==> flow/design.v (excerpt) <==
module cpu(
	input clk,rst,
	output [9:0] instr_Addr,
	input [15:0] instr,
	output reg [8:0] data_Addr,
	output reg [15:0] write_data,
	input [15:0] read_data,
	output write_enable
    );
wire [15:0] sign_Imm;
wire [8:0] immediate;
assign immediate = instr[8:0];
SignExtend sgex(
	.imm(immediate),
	.sgnimm(sign_Imm)
);
wire [3:0] flag_reg,flag_next;
wire save_flags;
register #(4) FlagReg(clk,rst,save_flags,flag_next,flag_reg);
reg [15:0] srcA,srcB;
wire [15:0] res,extra_res;
reg [8:0] SP_next;
wire [8:0] SP_reg;
wire branch,ret,loadPC,reg_from_mem;
wire push,op_stack,wr_X,wr_Y,wr_ACC,extra_write_X;
wire [1:0] sel_srcA,sel_srcB,data_addr_sel,mem_data_wr_sel;
wire [4:0] opsel;
wire ready;
controlUnit cu(
	.instr(instr),
	.branch(branch),
	.ret(ret),
	.loadPC(loadPC),
	.push(push),
	.op_stack(op_stack),
	.opsel(opsel),
	.sel_srcA(sel_srcA),
	.sel_srcB(sel_srcB),
	.ready(ready),
	.data_addr_sel(data_addr_sel),
	.wr_to_data_mem(write_enable),
	.mem_data_wr_sel(mem_data_wr_sel),
	.reg_from_mem(reg_from_mem),
	.extra_write_X(extra_write_X),
	.wr_X(wr_X),
	.wr_Y(wr_Y),
	.wr_ACC(wr_ACC),
	.save_flags(save_flags),
	.flags(flag_reg)
);
wire [15:0] X_reg,Y_reg,ACC_reg;
reg [15:0] reg_next;
register X  (clk,rst,wr_X, extra_write_X?extra_res:reg_next  ,X_reg);
register Y  (clk,rst,wr_Y,reg_next,Y_reg);
register ACC(clk,rst,wr_ACC,reg_next,ACC_reg);
always @(*) begin
	if(reg_from_mem)
		reg_next = read_data;
	else
		reg_next = res;
end
wire [9:0] PC_reg,PC_reg_plus_1;
reg [9:0] PC_next;
wire [9:0] PC_branch;
assign PC_reg_plus_1 = PC_reg + 1;
register #(10) PC(clk,rst,loadPC,PC_next,PC_reg);
assign instr_Addr = PC_reg;
assign PC_branch = instr[9:0];
always @(*) begin
	PC_next = PC_reg_plus_1;
	if(ret)
		PC_next = read_data[9:0];
	else if(branch)
		PC_next = PC_branch;
end
ALU alu(
	.clk(clk),.rst(rst),
	.srcA(srcA),
	.srcB(srcB),
	.extra_X(X_reg),
	.res(res),
	.extra_res(extra_res),
	.opsel(opsel),
  ...
Size in the first run: ~12,000 cells after synthesis, about 240 flip-flops, ~79,000 um2 of cells after synthesis.
Settings: LEC_CHECK=0, ABC_AREA=1, CAP_MARGIN=20, CELL_PAD_IN_SITES_DETAIL_PLACEMENT=1, CORE_MARGIN=2, CORE_UTILIZATION=40, CTS_CLUSTER_DIAMETER=228, GPL_ROUTABILITY_DRIVEN=0, GPL_TIMING_DRIVEN=0, HOLD_SLACK_MARGIN=0.17, MAX_ROUTING_LAYER=met4, MIN_ROUTING_LAYER=met2, PLACE_DENSITY_LB_ADDON=0.12, SLEW_MARGIN=20, TNS_END_PERCENT=75; clock period 165.0 ns.
run.sh (not shown) runs the stock make flow with config.mk's settings and CLKGATE_MAP_FILE=.
The baseline did not get past 5_1_grt, error GRT-0116.
Then changed:
Settings changed: CAP_MARGIN 20 to 5, CELL_PAD_IN_SITES_DETAIL_PLACEMENT 1 to default, CORE_ASPECT_RATIO from default to 1.17, CORE_UTILIZATION 40 to 65, CTS_CLUSTER_DIAMETER 228 to 304, CTS_CLUSTER_SIZE from default to 95, GPL_ROUTABILITY_DRIVEN 0 to default, GPL_TIMING_DRIVEN 0 to default, HOLD_SLACK_MARGIN 0.17 to default, MAX_ROUTING_LAYER met4 to default, MIN_ROUTING_LAYER met2 to default, PLACE_DENSITY from default to 0.38, PLACE_DENSITY_LB_ADDON 0.12 to default, TNS_END_PERCENT 75 to 10.
Clock period 165.0 ns to 111.0 ns, I/O delays scaled along.
The changed run ended with an error in 5_1_grt, error GRT-0232.
Die size came out lower by 38%.
Synthesized area stays the same.
Synthesized cell count does not change.
Then changed:
Settings changed: ABC_AREA 1 to default, CAP_MARGIN 5 to 20, CORE_ASPECT_RATIO 1.17 to default, CORE_UTILIZATION 65 to 40, CTS_CLUSTER_DIAMETER 304 to default, CTS_CLUSTER_SIZE 95 to default, PLACE_DENSITY 0.38 to default, TNS_END_PERCENT 10 to default.
Clock period 111.0 ns to 165.0 ns, I/O delays scaled along.
What happened: The changed run completed with no timing, DRC or antenna violations. Die size grows by about 60%. Synthesized cell count shrinks by 15%. Synthesized area shrinks by about 3%.
Then changed:
Settings changed: ABC_AREA from default to 0, CELL_PAD_IN_SITES_DETAIL_PLACEMENT from default to 1, CORE_UTILIZATION 40 to 54, CTS_CLUSTER_DIAMETER from default to 228, GPL_ROUTABILITY_DRIVEN from default to 1, GPL_TIMING_DRIVEN from default to 0, HOLD_SLACK_MARGIN from default to 0.17, MAX_ROUTING_LAYER from default to met4, MIN_ROUTING_LAYER from default to met2, PLACE_DENSITY_LB_ADDON from default to 0.12, TNS_END_PERCENT from default to 75.
Effect: The changed run ended with an error in 5_1_grt; synthesized cell count does not change; die size is lower by 26%; synthesized area stays the same.
Then changed:
Settings changed: ABC_AREA 0 to default, CELL_PAD_IN_SITES_DETAIL_PLACEMENT 1 to default, CORE_UTILIZATION 54 to 30, CTS_CLUSTER_DIAMETER 228 to default, GPL_ROUTABILITY_DRIVEN 1 to default, GPL_TIMING_DRIVEN 0 to default, HOLD_SLACK_MARGIN 0.17 to default, MAX_ROUTING_LAYER met4 to default, MIN_ROUTING_LAYER met2 to default, PLACE_DENSITY_LB_ADDON 0.12 to default, TNS_END_PERCENT 75 to default.
Clock period 165.0 ns to 164.0 ns, I/O delays scaled along.
Result: This time the run finished clean; area after synthesis is unchanged; die size goes up by 79%; synthesized cell count does not change.
Then changed:
Settings changed: CORE_UTILIZATION 30 to 58, TNS_END_PERCENT from default to 5.
Clock period 164.0 ns to 157.0 ns, I/O delays scaled along.
Result:
- This time the run ran to the end with violations: setup timing
- register-to-register slack got worse by 7.4 ns
- routed wire length rises by about 3.4%
- utilization increases by 32 points
- final cell count came out lower by about 11%
- setup slack loses 4.2 ns
- non-clock buffer count is higher by 69
- die area falls by about 50%
- critical path depth rose by 6
- area after synthesis stays the same
